==> job 9891: inputs <==
==> flow/design.v <==
module my_fifo #(
                   parameter DATA_W           = 128      ,         
                   parameter DEPTH            = 16     ,         
                   parameter UPP_TH           = 4      ,         
                   parameter LOW_TH           = 2                
                )
                (
                   input                   clk         ,         
                   input                   rstn        ,         
                   input                   i_wren      ,         
                   input  [DATA_W - 1 : 0] i_wrdata    ,         
                   output                  o_alm_full  ,         
                   output                  o_full      ,         
                   input                   i_rden      ,         
                   output [DATA_W - 1 : 0] o_rddata    ,         
                   output                  o_alm_empty ,         
                   output                  o_empty               
                );
logic [DATA_W - 1        : 0] data_rg [DEPTH] ;         
logic [$clog2(DEPTH) - 1 : 0] wrptr_rg        ;         
logic [$clog2(DEPTH) - 1 : 0] rdptr_rg        ;         
logic [$clog2(DEPTH)     : 0] dcount_rg       ;         
logic                         wren_s          ;         
logic                         rden_s          ;         
logic                         full_s          ;         
logic                         empty_s         ;         
always @ (posedge clk) begin
   if (!rstn) begin      
      for (int i = 0; i < DEPTH; i++) begin
         data_rg[i] <= '0 ;
      end
      wrptr_rg  <= 0              ;
      rdptr_rg  <= 0              ;      
      dcount_rg <= 0              ;
   end
   else begin   
      if (wren_s) begin                          
         data_rg [wrptr_rg] <= i_wrdata ;         
         if (wrptr_rg == DEPTH - 1) begin
            wrptr_rg <= 0               ;         
         end
         else begin
            wrptr_rg <= wrptr_rg + 1    ;         
         end
      end
      if (rden_s) begin         
         if (rdptr_rg == DEPTH - 1) begin
            rdptr_rg <= 0               ;         
         end
         else begin
            rdptr_rg <= rdptr_rg + 1    ;         
         end
      end
      if (wren_s && !rden_s) begin                
         dcount_rg <= dcount_rg + 1 ;
      end                    
      else if (!wren_s && rden_s) begin           
         dcount_rg <= dcount_rg - 1 ;         
      end
   end
end
assign full_s      = (dcount_rg == DEPTH) ? 1'b1 : 0                ; 
assign empty_s     = (dcount_rg == 0    ) ? 1'b1 : 0                ;
assign wren_s      = i_wren & !full_s                               ;  
assign rden_s      = i_rden & !empty_s                              ;
assign o_full      = full_s                          ;
assign o_empty     = empty_s                                        ;
assign o_alm_full  = ((dcount_rg > UPP_TH) ? 1'b1 : 0)              ;
assign o_alm_empty = (dcount_rg < LOW_TH) ? 1'b1 : 0                ;  
assign o_rddata    = data_rg [rdptr_rg]                             ;   
endmodule
==> flow/run.sh <==
#!/bin/bash
# the make line also repeats each setting of config.mk as NAME=value (left out here)
make -C /OpenROAD-flow-scripts/flow DESIGN_CONFIG=/design/flow/config.mk WORK_HOME=/design/flow/orfs CLKGATE_MAP_FILE= finish
==> flow/config.mk <==
export PLATFORM = sky130hd
export DESIGN_NAME = my_fifo
export DESIGN_NICKNAME = my_fifo
export VERILOG_FILES = /design/flow/design.v
export SDC_FILE = /design/flow/constraint.sdc
export NUM_CORES = 4
export LEC_CHECK = 0
export CAP_MARGIN = 20
export CORE_MARGIN = 2
export CORE_UTILIZATION = 72
export CTS_CLUSTER_DIAMETER = 375
export CTS_CLUSTER_SIZE = 25
export SETUP_SLACK_MARGIN = -0.17
export SLEW_MARGIN = 20
export TNS_END_PERCENT = 5
==> flow/constraint.sdc <==
create_clock -name core_clock -period 2.47 [get_ports {clk}]
set_input_delay 0.4940 -clock core_clock [delete_from_list [all_inputs] [get_ports {clk}]]
set_output_delay 0.4940 -clock core_clock [all_outputs]
set_load 0.01 [all_outputs]
==> inputs of job 8502, as changes to job 9891 <==
- ABC_AREA: default -> 0
- CELL_PAD_IN_SITES_GLOBAL_PLACEMENT: default -> 2
- CORE_MARGIN: 2 -> 6
- CORE_UTILIZATION: 72 -> 42
- CTS_CLUSTER_DIAMETER: 375 -> 32
- CTS_CLUSTER_SIZE: 25 -> default
- MIN_ROUTING_LAYER: default -> met2
- PLACE_DENSITY_LB_ADDON: default -> 0.18
- SETUP_SLACK_MARGIN: -0.17 -> 0.49
- TNS_END_PERCENT: 5 -> default
==> flow/constraint.sdc (replaced) <==
create_clock -name core_clock -period 2.57 [get_ports {clk}]
set_input_delay 0.5140 -clock core_clock [delete_from_list [all_inputs] [get_ports {clk}]]
set_output_delay 0.5140 -clock core_clock [all_outputs]
set_load 0.01 [all_outputs]
==> flow_summary.toml <==
# generated from flow reports
[outcome]
status = "finished with violations"
violatedChecks = "negative setup slack"

[finish]
regArea_mm2 = 0.0619

[sta]
setup_ws_ns = -1.17
final-setup-viol-count = 209

[grt]
grt_use_met1 = 0
the above is filed under job 8502

==> flow_summary.toml <==
# generated from flow reports
[outcome]
status = "finished with violations"
violatedChecks = "negative setup slack"

[route]
wl_mm = 264

[finish]
instances_no_fill = 7916
regArea_mm2 = 0.0619
nFillCells = 5749

[sta]
setup_ws_ns = -0.893
final-setup-viol-count = 239

[grt]
grt_use_met1 = 0.565

[cts]
clkSlewWorstSetupHoldPaths_ns = 0.10

[logic_synthesis]
logic_family = "simple AND/OR/NAND/NOR gates"
the above is filed under job 9891


* * *

==> job 1130 <==
RTL: the design.v shown in full above, as it stands there.
Settings: LEC_CHECK=0, CAP_MARGIN=20, CORE_MARGIN=2, CORE_UTILIZATION=71, PLACE_DENSITY=0.6, SLEW_MARGIN=20; clock period 2.1 ns.
run.sh (not shown) runs the stock make flow with config.mk's settings and CLKGATE_MAP_FILE=.
==> inputs of job 8374, as changes to job 1130 <==
--- a/flow/config.mk
+++ b/flow/config.mk
@@ -8,5 +8,9 @@
 export CAP_MARGIN = 20
 export CORE_MARGIN = 2
-export CORE_UTILIZATION = 71
+export CORE_UTILIZATION = 70
+export CTS_CLUSTER_SIZE = 86
+export HOLD_SLACK_MARGIN = -0.09
+export MAX_ROUTING_LAYER = met4
 export PLACE_DENSITY = 0.6
+export SETUP_SLACK_MARGIN = 0.41
 export SLEW_MARGIN = 20
==> flow/constraint.sdc (replaced) <==
create_clock -name core_clock -period 4.25 [get_ports {clk}]
set_input_delay 0.8500 -clock core_clock [delete_from_list [all_inputs] [get_ports {clk}]]
set_output_delay 0.8500 -clock core_clock [all_outputs]
set_load 0.01 [all_outputs]
==> inputs of job 359, as changes to job 1130 <==
--- a/flow/config.mk
+++ b/flow/config.mk
@@ -6,7 +6,12 @@
 export NUM_CORES = 4
 export LEC_CHECK = 0
+export ABC_AREA = 1
 export CAP_MARGIN = 20
 export CORE_MARGIN = 2
-export CORE_UTILIZATION = 71
-export PLACE_DENSITY = 0.6
+export CORE_UTILIZATION = 72
+export CTS_CLUSTER_DIAMETER = 365
+export CTS_CLUSTER_SIZE = 14
+export HOLD_SLACK_MARGIN = 0.29
+export PLACE_DENSITY = 0.65
+export SETUP_SLACK_MARGIN = -0.16
 export SLEW_MARGIN = 20
==> flow/constraint.sdc (replaced) <==
create_clock -name core_clock -period 2.47 [get_ports {clk}]
set_input_delay 0.4940 -clock core_clock [delete_from_list [all_inputs] [get_ports {clk}]]
set_output_delay 0.4940 -clock core_clock [all_outputs]
set_load 0.01 [all_outputs]
==> inputs of job 8971, as changes to job 1130 <==
--- a/flow/config.mk
+++ b/flow/config.mk
@@ -6,7 +6,16 @@
 export NUM_CORES = 4
 export LEC_CHECK = 0
+export ABC_AREA = 1
 export CAP_MARGIN = 20
+export CELL_PAD_IN_SITES_DETAIL_PLACEMENT = 0
+export CELL_PAD_IN_SITES_GLOBAL_PLACEMENT = 1
+export CORE_ASPECT_RATIO = 0.75
 export CORE_MARGIN = 2
-export CORE_UTILIZATION = 71
-export PLACE_DENSITY = 0.6
+export CORE_UTILIZATION = 69
+export CTS_CLUSTER_SIZE = 78
+export GPL_ROUTABILITY_DRIVEN = 1
+export HOLD_SLACK_MARGIN = 0.26
+export MIN_ROUTING_LAYER = met2
+export PLACE_DENSITY_LB_ADDON = 0.0
+export SETUP_SLACK_MARGIN = 0.28
 export SLEW_MARGIN = 20
==> flow/constraint.sdc (replaced) <==
create_clock -name core_clock -period 3.45 [get_ports {clk}]
set_input_delay 0.6900 -clock core_clock [delete_from_list [all_inputs] [get_ports {clk}]]
set_output_delay 0.6900 -clock core_clock [all_outputs]
set_load 0.01 [all_outputs]
==> run notes <==
Results of an implementation run.

The cell-mix breakdown from Yosys lists the XOR/XNOR area share as less than 1%. Net switching is 26.1% of the power. The flow ran to the end, but the layout failed its checks. After synthesis, the cell types taking the most area are sky130_fd_sc_hd__edfxtp_1 (67%), sky130_fd_sc_hd__and2_1 (14%), sky130_fd_sc_hd__mux4_2 (13%).

In the final layout, multi-input gates take up roughly a quarter of the cell area. The least setup slack across all paths after layout is -1.35 ns. In the final routing, the length of wire on met1 measures 93400 µm. The number of fill cells in the layout is 4974. Looking at the VDD voltage map, the peak drop is 1.14 mV. The power report puts the net switching power at 28100 µW. The quantity of gates resized following cts is 474.

The violated checks flagged are negative setup slack. Global routing put the most usage on met2. In the final layout, the clock buffer count is 264. The count of endpoints failing setup in the final report is 4230. The minimum period implied by the final worst setup slack is 3.45 ns. The final-layout clock-cell area share is 5.29%.
[end of results for job 1130]
==> run notes <==
Results of an implementation run.

The run finished, with violations left. In this run the layout check failures are negative setup slack. Of all the cell area in the finished design, the clock network holds 3.82%.

The quantity of gates resized following cts is 1009. In the finished layout, the clock tree contains a buffer count of 185. In the post-route analysis, the smallest setup slack over all paths is -0.822 ns. The maximum vdd drop is 0.911 mV. The global-route layer with the greatest usage is met2.

In the final report, the number of endpoints failing setup comes to ~130. The routed metal-1 wirelength is about 100000 µm. For the finished layout, the period the worst path requires is 3.29 ns.

The area share of xor/xnor cells in the synthesized design is 0.0371%. The switching portion of total power comes to approximately a third. The logic gate fraction of the total cell area is between 20% and 30%. Per the layout report, the design carries ~5.9k filler cells.
[end of results for job 359]
==> run notes <==
Implementation summary

The area fraction of the largest cell type after synthesis is 65.0%. The share of synthesized cell area in full adder, half adder and majority cells is 0.140%. The area share of xor/xnor cells in the synthesized design is 0.0371%.

The failing step is global placement without I/O. For reference, the top cells by count after synthesis are sky130_fd_sc_hd__nand2_1 (2977), sky130_fd_sc_hd__nor2_1 (2156), sky130_fd_sc_hd__edfxtp_1 (2048), sky130_fd_sc_hd__nand3_1 (1228), sky130_fd_sc_hd__inv_1 (420). The number of cells in Yosys stat is 9827.

The post-synth design cell area is 0.0946 mm². The flow did not finish. The count of library flops with an enable pin is 2048. According to the floorplan report, the placeable core area is 0.136 mm². The main area contributors are sky130_fd_sc_hd__edfxtp_1 (65%), sky130_fd_sc_hd__nand2_1 (12%), sky130_fd_sc_hd__nor2_1 (8.6%). The synthesized net count is 9969. The synthesis report gives the async set-or-reset register share as 0%. The warning tally printed by Yosys for this design is 1. The first error in the log reads "[ERROR FLW-0024] Place density exceeds 1.0 (current PLACE_DENSITY_LB_ADDON =  0.0). Please check if the value of  PLACE_DENSITY_LB_ADDON is between 0 and 0.99".

The number of cells produced by synthesis is 9827. The overall die area is 0.140 mm².
[end of results for job 8971]
==> run notes <==
Results of an implementation run.

The logic gate fraction of the total cell area is between 20% and 30%. The quantity of gates resized following cts is between 200 and 250. After routing the design area is 0.106 mm².

The run finished with no timing, DRC or antenna violations. The count of endpoints failing setup in the final report is 0. The least setup slack across all paths after layout is 0.327 ns. The tally of clock buffers in the finished layout is 259. Per the OpenROAD power report, switching power amounts to 13100 µW. The minimum period implied by the final worst setup slack is between 3 and 4 ns. The capture point of the worst register-to-register path is recorded as dcount_rg[4]. The final count of pins violating max slew is 0.

Summed over all routing layers, the global router reports a total usage of 40.3%. The routed metal-1 wirelength is between 80000 and 90000 µm.
[end of results for job 8374]
Power and IR drop assume default switching activity.
